v27:
## system
module system
  #(parameter WIDTH = 24)
   (input aclk,
    input aresetn,
    input [WIDTH-1:0] s_axis_tdata,
    input s_axis_tvalid,
    output s_axis_tready,
    input s_axis_tlast,
    input [3:0] s_axis_tuser,
    output [2*WIDTH-1:0] m_axis_tdata,
    output m_axis_tvalid,
    input m_axis_tready,
    output m_axis_tlast,
    output [3:0] m_axis_tuser);
Size in the first run: roughly 610 cells after synthesis, ~88 I/O pins.
Settings: LEC_CHECK=0, ABC_AREA=0, CAP_MARGIN=0, CORE_MARGIN=2, CORE_UTILIZATION=72, CTS_CLUSTER_DIAMETER=90, CTS_CLUSTER_SIZE=71, GPL_TIMING_DRIVEN=1, HOLD_SLACK_MARGIN=0.29, MAX_ROUTING_LAYER=met4, PLACE_DENSITY_LB_ADDON=0.09, SETUP_SLACK_MARGIN=0.24, SLEW_MARGIN=20, TNS_END_PERCENT=75; clock period 2.11 ns.
run.sh (not shown) runs the stock make flow with config.mk's settings and CLKGATE_MAP_FILE=.
--- input diff v27..v25 ---
==> flow/config.mk <==
export PLATFORM = sky130hd
export DESIGN_NAME = system
export DESIGN_NICKNAME = system
export VERILOG_FILES = /design/flow/design.v
export SDC_FILE = /design/flow/constraint.sdc
export NUM_CORES = 4
export LEC_CHECK = 0
export ABC_AREA = 0
export CAP_MARGIN = 20
export CORE_MARGIN = 2
export CORE_UTILIZATION = 66
export HOLD_SLACK_MARGIN = 0.29
export SLEW_MARGIN = 20
export TNS_END_PERCENT = 5
==> flow/constraint.sdc <==
create_clock -name core_clock -period 1.7 [get_ports {aclk}]
set_input_delay 0.3400 -clock core_clock [delete_from_list [all_inputs] [get_ports {aclk}]]
set_output_delay 0.3400 -clock core_clock [all_outputs]
set_load 0.01 [all_outputs]
### Flow results
- In summary, v27 completed successfully, with a layout that passed the timing, design-rule and antenna checks.
- Layout checks on v25: not met. Flow itself completed; violations: negative setup slack.
- Looking at total number of vias across v25 and v27, the one that comes out lower is v27.
- Of v25 and v27, it is v25 that has the higher met2 track utilization from global routing.
- The length of routed met2 wiring reported for v25 is greater than that of v27 by about 26%.
- Across both runs, average wire length per cell after detail routing was higher for v25 than for v27.
- From v27 to v25 the numbers moved as follows: global-route wire length before repair grew by about 26%; worst setup slack now smaller; maximum number of pins on one net before global-route repair fell 14.
- | final core area utilization | v25 vs v27 | 3.1 points higher |
- Taking v27 as the reference, in v25 fmax decreased 30 MHz; combinational power up 67%; summed area of non-filler cells in the final layout went up by 11%.
Here is what was changed in the inputs of v40 compared with v25.
==> flow/config.mk <==
export PLATFORM = sky130hd
export DESIGN_NAME = system
export DESIGN_NICKNAME = system
export VERILOG_FILES = /design/flow/design.v
export SDC_FILE = /design/flow/constraint.sdc
export NUM_CORES = 4
export LEC_CHECK = 0
export CAP_MARGIN = 40
export CORE_MARGIN = 2
export CORE_UTILIZATION = 66
export HOLD_SLACK_MARGIN = 0.28
export SLEW_MARGIN = 20
==> flow/constraint.sdc <==
create_clock -name core_clock -period 1.67 [get_ports {aclk}]
set_input_delay 0.3340 -clock core_clock [delete_from_list [all_inputs] [get_ports {aclk}]]
set_output_delay 0.3340 -clock core_clock [all_outputs]
set_load 0.01 [all_outputs]
Results
The log for v40 ends in 5_1_grt with error DPL-0038, so the run never completed.
Taking v25 as the reference, in v40 placed cell count went up 12; chip width held; placed cell area went up about 0.8%; clock sink total held.
NOTE number of resized instances in the post-cts repair step v25->v40 increased by more than 100%
Comparing v40 against v25, there is no change at all in post-synth tally of flip-flops with integrated enable.
From v40 to v25, synthesized area per cell did not move at all.
Inputs modified between v40 and v22:
-- flow/config.mk --
<<< v40, line 7
export LEC_CHECK = 0
export CAP_MARGIN = 40
export CORE_MARGIN = 2
export CORE_UTILIZATION = 66
export HOLD_SLACK_MARGIN = 0.28
export SLEW_MARGIN = 20
>>> v22, line 7
export LEC_CHECK = 0
export ABC_AREA = 1
export CAP_MARGIN = 40
export CORE_MARGIN = 2
export CORE_UTILIZATION = 70
export SLEW_MARGIN = 20
==> flow/constraint.sdc <==
create_clock -name core_clock -period 2.06 [get_ports {aclk}]
set_input_delay 0.4120 -clock core_clock [delete_from_list [all_inputs] [get_ports {aclk}]]
set_output_delay 0.4120 -clock core_clock [all_outputs]
set_load 0.01 [all_outputs]
## What came out
v22: flow completed, timing, DRC and antenna clean. No final results exist for v40, since it was stopped by error DPL-0038 during 5_1_grt. Diff v40 -> v22 | count of cells resized by post-cts repair | decrease of 86. Fraction of the mapped netlist area in compound gates in v22 is 4.1 points below v40. Between v22 and v40, it is v22 whose die extent in x is lower, by 2.1%. Looking at main combinational cell family by area after synthesis, the simple AND/OR/NAND/NOR gates result is from v22; the XOR/XNOR gates one comes from v40. Looking at total half-perimeter wirelength after legalization and detailed placement, v22 sits below v40. Lower worst setup slack before clock tree synthesis was reported by v40, not v22. v40 has higher post-CTS setup buffer count than v22. Die size (v22 vs. v40) decreases by a few percent. Area after synthesis sits higher in v22 than in v40. Reported for v40 and v22, number of buffers on the longest clock path turned out identical to the last digit. v22 has die height below what v40 had. Note that the count of mapped cells out of synthesis recorded for v22 amounts to 1.4 times the value seen in v40.


Setup of cedar:
The RTL this note starts from:
==> flow/design.v <==
`timescale 1ns / 1ps
module scrambler
 #(parameter WIDTH = 32,
   parameter SEED = 7'b1111111)
  (input aclk,
   input aresetn,
   input [WIDTH-1:0] s_axis_tdata,
   input [3:0] s_axis_tuser,
   input s_axis_tvalid,
   output s_axis_tready,
   input s_axis_tlast,
   output reg [WIDTH-1:0] m_axis_tdata,
   output reg [3:0] m_axis_tuser,
   output reg m_axis_tvalid,
   input m_axis_tready,
   output reg m_axis_tlast);
  localparam TAIL_MASK = {{7{1'b0}}, {(WIDTH-7){1'b1}}};
  wire axis_tready_int = m_axis_tready;
  assign s_axis_tready = axis_tready_int;
  wire m_handshake = m_axis_tvalid && axis_tready_int;
  wire s_handshake = s_axis_tvalid && axis_tready_int;
  reg [6:0] lfsr;
  wire [WIDTH-1:0] fb;
  genvar i;
  generate
    for (i = 0; i < WIDTH; i = i + 1) begin : gen_feedback
      if (i < 4)
        assign fb[i] = lfsr[i+3] ^ lfsr[i];
      else if (i < 7)
        assign fb[i] = lfsr[i] ^ fb[i-4];
      else
        assign fb[i] = fb[i-7] ^ fb[i-4];
    end
  endgenerate
  always @(posedge aclk)
    if (~aresetn) begin
      m_axis_tdata <= {WIDTH{1'b0}};
      m_axis_tuser <= 4'h0;
      m_axis_tlast <= 1'b0;
      m_axis_tvalid <= 1'b0;
    end
    else if (s_handshake) begin
      if (s_axis_tlast)
        m_axis_tdata <= (s_axis_tdata ^ fb) & TAIL_MASK;
      else
        m_axis_tdata <= s_axis_tdata ^ fb;
      m_axis_tuser <= s_axis_tuser;
      m_axis_tlast <= s_axis_tlast;
      m_axis_tvalid <= 1'b1;
    end
    else if (m_handshake)
      m_axis_tvalid <= 1'b0;
  always @(posedge aclk)
    if (~aresetn)
      lfsr <= SEED;
    else if (s_handshake)
      lfsr <= fb[WIDTH-1:WIDTH-7];
endmodule
`timescale 1ns / 1ps
module encoder
 #(parameter WIDTH = 24)
  (input aclk,
   input aresetn,
   input [WIDTH-1:0] s_axis_tdata,
   input [3:0] s_axis_tuser,
   input s_axis_tvalid,
   output s_axis_tready,
   input s_axis_tlast,
   output reg [2*WIDTH-1:0] m_axis_tdata,
   output reg [3:0] m_axis_tuser,
   output reg m_axis_tvalid,
   input m_axis_tready,
   output reg m_axis_tlast);
  localparam HISTSIZE = 6;
  wire axis_tready_int = m_axis_tready;
  assign s_axis_tready = axis_tready_int;
  wire m_handshake = m_axis_tvalid && axis_tready_int;
  wire s_handshake = s_axis_tvalid && axis_tready_int;
  reg [2*WIDTH-1:0] m_axis_tdata_int;
  wire [WIDTH-1:0] g0;
  wire [WIDTH-1:0] g1;
  wire [2*WIDTH-1:0] hr;
  wire [2*WIDTH-1:0] tfr;
  wire [2*WIDTH-1:0] ttr;
  reg [HISTSIZE-1:0] history;
  wire [WIDTH+HISTSIZE-1:0] operand = {s_axis_tdata, history};
  genvar i;
  generate
    for (i = 0; i < WIDTH; i = i + 1) begin : gen_poly
      assign g0[i] = operand[i+6] ^ operand[i+4] ^ operand[i+3] ^ operand[i+1] ^ operand[i];
      assign g1[i] = g0[i] ^ operand[i+5] ^ operand[i+1];
    end
    for (i = 0; i < 2*WIDTH-1; i = i + 2) begin : gen_half_rate
      assign hr[i]   = g0[i/2];
      assign hr[i+1] = g1[i/2];
    end
    for (i = 0; i < 3*WIDTH/2-2; i = i + 3) begin : gen_two_thirds
      assign ttr[i]   = g0[2*(i/3)];
      assign ttr[i+1] = g1[2*(i/3)];
      assign ttr[i+2] = g0[2*(i/3)+1];
    end
    for (i = 0; i < 4*WIDTH/3-3; i = i + 4) begin : gen_three_fourths
      assign tfr[i]   = g0[i-i/4];
      assign tfr[i+1] = g1[i-i/4];
      assign tfr[i+2] = g0[i-i/4+1];
      assign tfr[i+3] = g1[i-i/4+2];
    end
  endgenerate
  assign ttr[2*WIDTH-1:3*WIDTH/2] = 0;
  assign tfr[2*WIDTH-1:4*WIDTH/3] = 0;
  always @*
    case (s_axis_tuser)
      4'b1111, 4'b0111, 4'b1011, 4'b0011:
        m_axis_tdata_int = tfr;
      4'b0001:
        m_axis_tdata_int = ttr;
      default:
        m_axis_tdata_int = hr;
    endcase
  always @(posedge aclk)
    if (~aresetn) begin
      m_axis_tdata <= {2*WIDTH{1'b0}};
      m_axis_tuser <= 4'h0;
      m_axis_tlast <= 1'b0;
      m_axis_tvalid <= 1'b0;
    end
    else if (s_handshake) begin
      m_axis_tdata <= m_axis_tdata_int;
      m_axis_tuser <= s_axis_tuser;
      m_axis_tlast <= s_axis_tlast;
      m_axis_tvalid <= 1'b1;
    end
    else if (m_handshake)
      m_axis_tvalid <= 1'b0;
  always @(posedge aclk)
    if (~aresetn)
      history <= {HISTSIZE{1'b0}};
    else if (s_handshake)
      history <= s_axis_tdata[WIDTH-1:WIDTH-HISTSIZE];
endmodule
`timescale 1ns / 1ps
module system
  #(parameter WIDTH = 24)
   (input aclk,
    input aresetn,
    input [WIDTH-1:0] s_axis_tdata,
    input s_axis_tvalid,
    output s_axis_tready,
    input s_axis_tlast,
    input [3:0] s_axis_tuser,
    output [2*WIDTH-1:0] m_axis_tdata,
    output m_axis_tvalid,
    input m_axis_tready,
    output m_axis_tlast,
    output [3:0] m_axis_tuser);
    localparam SEED = 7'b1011101;
    wire [WIDTH-1:0] s2e_tdata;
    wire s2e_tvalid;
    wire s2e_tready;
    wire s2e_tlast;
    wire [3:0] s2e_tuser;
    scrambler #(.WIDTH(WIDTH), .SEED(SEED)) scrambler_i(
        .aclk(aclk),
        .aresetn(aresetn),
        .s_axis_tdata(s_axis_tdata),
        .s_axis_tvalid(s_axis_tvalid),
        .s_axis_tready(s_axis_tready),
        .s_axis_tuser(s_axis_tuser),
        .s_axis_tlast(s_axis_tlast),
        .m_axis_tdata(s2e_tdata),
        .m_axis_tvalid(s2e_tvalid),
        .m_axis_tready(s2e_tready),
        .m_axis_tuser(s2e_tuser),
        .m_axis_tlast(s2e_tlast)
    );
    encoder #(.WIDTH(WIDTH)) encoder_i(
        .aclk(aclk),
        .aresetn(aresetn),
        .s_axis_tdata(s2e_tdata),
        .s_axis_tvalid(s2e_tvalid),
        .s_axis_tready(s2e_tready),
        .s_axis_tuser(s2e_tuser),
        .s_axis_tlast(s2e_tlast),
        .m_axis_tdata(m_axis_tdata),
        .m_axis_tvalid(m_axis_tvalid),
        .m_axis_tready(m_axis_tready),
        .m_axis_tuser(m_axis_tuser),
        .m_axis_tlast(m_axis_tlast)
    );
endmodule
make LEC_CHECK=0 CAP_MARGIN=0 CORE_ASPECT_RATIO=0.5 CORE_MARGIN=2 CORE_UTILIZATION=48 CTS_CLUSTER_DIAMETER=209 CTS_CLUSTER_SIZE=98 GPL_TIMING_DRIVEN=1 MAX_ROUTING_LAYER=met4 PLACE_DENSITY=0.35 SLEW_MARGIN=20 TNS_END_PERCENT=100 finish   # period 3.34 ns
Changes in garnet relative to cedar:
# cedar
export LEC_CHECK = 0
export CAP_MARGIN = 0
export CORE_ASPECT_RATIO = 0.5
export CORE_MARGIN = 2
export CORE_UTILIZATION = 48
export CTS_CLUSTER_DIAMETER = 209
export CTS_CLUSTER_SIZE = 98
export GPL_TIMING_DRIVEN = 1
export MAX_ROUTING_LAYER = met4
export PLACE_DENSITY = 0.35
export SLEW_MARGIN = 20
export TNS_END_PERCENT = 100
create_clock -name core_clock -period 3.34 [get_ports {aclk}]
# garnet
export LEC_CHECK = 0
export CAP_MARGIN = 20
export CORE_MARGIN = 2
export CORE_UTILIZATION = 66
export SLEW_MARGIN = 20
create_clock -name core_clock -period 2.34 [get_ports {aclk}]
Findings:
The flow did not stop early for garnet: all stages ran, and the layout cleared the timing, design-rule and antenna checks.
Per the comparison of garnet with cedar, clock skew +0.0059 ns; overall fraction of global-route tracks in use increased 6.0 points; total of fill cells in the finished design dropped 47%; die size has decreased.
The global-route wire length before repair of garnet was superior to that of cedar.
Routed wire in garnet totals less than in cedar.
--- input diff garnet..sierra ---
# garnet
export LEC_CHECK = 0
export CAP_MARGIN = 20
export CORE_MARGIN = 2
export CORE_UTILIZATION = 66
export SLEW_MARGIN = 20
create_clock -name core_clock -period 2.34 [get_ports {aclk}]
# sierra
export LEC_CHECK = 0
export CAP_MARGIN = 40
export CORE_MARGIN = 2
export CORE_UTILIZATION = 66
export HOLD_SLACK_MARGIN = 0.3
export SLEW_MARGIN = 20
create_clock -name core_clock -period 1.67 [get_ports {aclk}]
==> comparison <==
Tool error DPL-0038 stopped sierra during global routing; no final results. Count of buffers added by post-CTS timing repair for setup ends up lower on garnet. Worst slack at placement on sierra is behind garnet. What sierra reported for number of cells after detailed placement has to be multiplied by 0.884 to get the figure for garnet. From sierra to garnet, post-synthesis area per instance did not move at all. Final RePlAce weighted congestion was lower in the run labelled garnet. From garnet to sierra, area after synthesis did not move at all. Comparing garnet against sierra, there is no change at all in die area. Diff garnet..sierra | floorplan die height | unchanged.
Edits applied to the flow inputs when going from sierra to delta:
# sierra
export LEC_CHECK = 0
export CAP_MARGIN = 40
export CORE_MARGIN = 2
export CORE_UTILIZATION = 66
export HOLD_SLACK_MARGIN = 0.3
export SLEW_MARGIN = 20
create_clock -name core_clock -period 1.67 [get_ports {aclk}]
# delta
export LEC_CHECK = 0
export CAP_MARGIN = 0
export CORE_MARGIN = 2
export CORE_UTILIZATION = 72
export SLEW_MARGIN = 20
create_clock -name core_clock -period 1.67 [get_ports {aclk}]
Results
delta did not finish: a tool error stopped it during clock tree synthesis. I/O pin count: delta vs sierra identical. Per the comparison of delta with sierra, placeable core region now sits lower, placement row count now sits lower. Looking only at placed wire-length estimate, and setting everything else aside, the higher value of sierra and delta goes to delta. Relative to sierra, die size has decreased by 8.0% in delta. Comparing delta against sierra, there is no change at all in cell area after synthesis. delta vs sierra: instance area after placement up. Diff delta..sierra | post-synth area from yosys stat | unchanged.
Power is estimated from default activity; no workload was simulated.
